## run 1
// top
module top(
	clk,
	n_rst,
	bt,
	btstar,
	led
);
parameter T_1S = 20'd1_000_000;  
parameter T_20MS = 15'd20_000;  
input clk;
input n_rst;
input [9:0] bt;
input btstar;
output led;
wire [9:0] bt_w;
wire btstar_w;
wire led_w;
bd_if #(
	.T_1S(T_1S),
	.T_20MS(T_20MS)
) u_bd_if(
    .clk(clk),
    .n_rst(n_rst),
    .bt_i(bt),
    .btstar_i(btstar),
    .led_i(led_w),
    .bt_o(bt_w),
    .btstar_o(btstar_w),
    .led_o(led)
);
doorlock_hdl u_doorlock(
    .clk(clk),
    .n_rst(n_rst),
    .bt(bt_w),
    .btstar(btstar_w),
    .led(led_w)
);
endmodule
clock: 1.91 ns
lec_check: 0
abc_area: 1
cap_margin: 40
core_margin: 2
core_utilization: 72
cts_cluster_diameter: 90
cts_cluster_size: 13
place_density_lb_addon: 0.2
setup_slack_margin: 0.33
slew_margin: 20
run.sh (not shown) runs the stock make flow with config.mk's settings and CLKGATE_MAP_FILE=.
### run 1 -> run 2
- clearing CTS_CLUSTER_SIZE, which used to be 13
- swapping 40 for 20 in CAP_MARGIN
- clearing PLACE_DENSITY_LB_ADDON, which used to be 0.2
- clearing CTS_CLUSTER_DIAMETER, which used to be 90
- swapping 0.33 for 2.04 in SETUP_SLACK_MARGIN
- clearing ABC_AREA, which used to be 1
- swapping 72 for 61 in CORE_UTILIZATION
- swapping 1.91 for 7.47 in the clock period (ns, I/O delays scaled along)
## What came out
On post-synthesis compound-gate area fraction: between run 2 and run 1, it ends up higher for run 2. Compared to run 1, run 2 was floorplanned on a bigger die. What run 1 reported for final-stage net count has to be multiplied by 0.65 to get the figure for run 2. Density: run 2 sparser than run 1. The cell with the biggest individual delay on the critical path comes out sky130_fd_sc_hd__dfrtp_1 in one run and sky130_fd_sc_hd__clkdlybuf4s50_1 in the other, namely in run 1 and run 2 respectively. Changes observed in run 2 relative to run 1: depth of the critical timing path with buffers and inverters included down 6, synthesized cell count down about 35%, register area share after synthesis up 7.0 points, fraction of area in clock buffers and inverters up 2.3 points. Power was higher in run 1 than in run 2.
Changes in run 3 relative to run 2:
- SETUP_SLACK_MARGIN removed (was 2.04)
- GPL_TIMING_DRIVEN newly set to 0
- CORE_MARGIN changed from 2 to 7
- CTS_CLUSTER_DIAMETER newly set to 226
- CORE_UTILIZATION changed from 61 to 40
- the clock period (ns, I/O delays scaled along) changed from 7.47 to 10.0
Notes after the runs:
- Run 3 ends up with a share of final layout cell area taken by non-clock buffers that is 0.45 points higher than in run 2.
- Run 3 improves on run 2 in power.
- Between run 3 and run 2, the clock tree buffer count of the final layout is higher for run 2.
- Comparing run 3 and run 2, the lower post-synthesis to final-layout area growth is on run 2.
For run 4, these inputs were changed with respect to run 3:
- setting PLACE_DENSITY to 0.67 for the first time
- changing CORE_UTILIZATION from 40 to 72
- changing CORE_MARGIN from 7 to 2
- removing GPL_TIMING_DRIVEN (formerly 0)
- changing CTS_CLUSTER_DIAMETER from 226 to 51
- setting SETUP_SLACK_MARGIN to 2.04 for the first time
- changing the clock period (ns, I/O delays scaled along) from 10.0 to 7.47
Findings:
- Per the final summary, run 4 finished and its layout is clean on timing, DRC and antenna.
- Comparing run 4 against run 3, there is no change at all in share of synthesized cell area in and, or, nand and nor gates.
- Changes observed in run 4 relative to run 3: post-route cell area lower, fraction of met2 tracks used by global routing shows an increase of 27 points, part of the power in combinational logic has increased.
- Smallest hold slack: run 3 vs run 4 — no meaningful difference
- Sequential cell area share ends up higher on run 4.
- Highest-delay cell along the critical path = sky130_fd_sc_hd__nor4_4: run 4; highest-delay cell along the critical path = sky130_fd_sc_hd__clkdlybuf4s50_1: run 3

---

== job 7758 ==
Starting RTL as in the previous note.
Design top, start of the top module:
module top(
	clk,
	n_rst,
	bt,
	btstar,
	led
);
parameter T_1S = 20'd1_000_000;  
parameter T_20MS = 15'd20_000;  
input clk;
input n_rst;
input [9:0] bt;
input btstar;
output led;
wire [9:0] bt_w;
wire btstar_w;
wire led_w;
bd_if #(
	.T_1S(T_1S),
	.T_20MS(T_20MS)
) u_bd_if(
    .clk(clk),
    .n_rst(n_rst),
    .bt_i(bt),
    .btstar_i(btstar),
    .led_i(led_w),
    .bt_o(bt_w),
    .btstar_o(btstar_w),
    .led_o(led)
);
doorlock_hdl u_doorlock(
    .clk(clk),
    .n_rst(n_rst),
    .bt(bt_w),
    .btstar(btstar_w),
    .led(led_w)
);
endmodule
clock: 3.44 ns
lec_check: 0
cap_margin: 20
core_margin: 2
core_utilization: 40
slew_margin: 20
Input changes introduced in job 6172 (baseline for comparison: job 7758):
Settings: putting ABC_AREA at 1 where nothing was set; putting CTS_CLUSTER_SIZE at 22 where nothing was set; putting CTS_CLUSTER_DIAMETER at 235 where nothing was set; swapping 40 for 70 in CORE_UTILIZATION; swapping 3.44 for 1.97 in the clock period (ns, I/O delays scaled along).
==> comparison <==
Count of TritonRoute iterations in the first routing pass (lower): job 7758
Density: job 6172 denser than job 7758
[diff] final design instance area without fill, job 6172 relative to job 7758: regression
Job 6172 against job 7758: effective utilization at floorplan saw an increase, proportion of total power due to net switching saw a decrease.
Modified inputs, job 3998 compared to job 6172
Settings: PLACE_DENSITY newly set to 0.65; CORE_UTILIZATION changed from 70 to 72; ABC_AREA changed from 1 to 0; SETUP_SLACK_MARGIN newly set to 0.48; CTS_CLUSTER_DIAMETER changed from 235 to 229.
[summary]
Of job 6172 and job 3998, only job 3998 never reached the final stage. Job 3998 vs job 6172 on worst setup timing slack at the placement stage: job 3998 is the lower one. Job 3998 against job 6172: post-detailed-placement half-perimeter wirelength went down about 9%; area of the mapped netlist has decreased; register share after synthesis rose by 7.0 points; number of rows created at floorplan now smaller; synthesized area divided by synthesized cell count up 33%.
### job 3998 -> job 4824
Settings: ABC_AREA: 0 -> 1; PLACE_DENSITY: 0.65 -> unset; CTS_CLUSTER_DIAMETER: 229 -> 90; SETUP_SLACK_MARGIN: 0.48 -> 0.33; CTS_CLUSTER_SIZE: 22 -> unset; the clock period (ns, I/O delays scaled along): 1.97 -> 1.91.
- Having completed the whole flow, job 4824 delivered a layout that passed the timing, design-rule and antenna checks.
- NOTE number of distinct standard cells referenced by the synthesized netlist job 3998->job 4824 decreased by more than 10%
- The fraction of the mapped netlist area in adder cells in job 4824 sits 0.25 points below the value recorded for job 3998.
- The number of placement rows number comes out higher for job 4824 vs job 3998.
- The simple logic cell fraction of the synthesized area reported for job 4824 is greater than that of job 3998 by 12 points.
- Comparing job 3998 against job 4824, there is no change at all in number of flops mapped to enable cells by yosys.
- Xor/xnor share of the synthesized area down 3.7 points in job 4824 wrt job 3998
- Job 3998 → job 4824: core area increased by about 17% relative to the old numbers, chip area estimate from yosys synthesis grew by about 15%.
- Overall chip area of job 4824 exceeds that of job 3998 by more than 10%.
Inputs modified between job 4824 and job 2339:
Settings: a deleted ABC_AREA that had been 1; a change of SETUP_SLACK_MARGIN from 0.33 to -0.38; an added PLACE_DENSITY of 0.67; a change of CTS_CLUSTER_DIAMETER from 90 to 362; a change of the clock period (ns, I/O delays scaled along) from 1.91 to 5.06.
Findings:
Job 2339: no failed stages, no open violations at the end. The final reports for job 2339 and job 4824 show register fraction of the total cell area higher in the former. H-tree depth: job 4824 vs job 2339 identical. Job 2339 vs job 4824, iteration tally of the first detailed-router pass went down by 1. On die area: between job 2339 and job 4824, it ends up higher for job 4824.
No activity file was given, so power comes from the tool's default toggle rates.
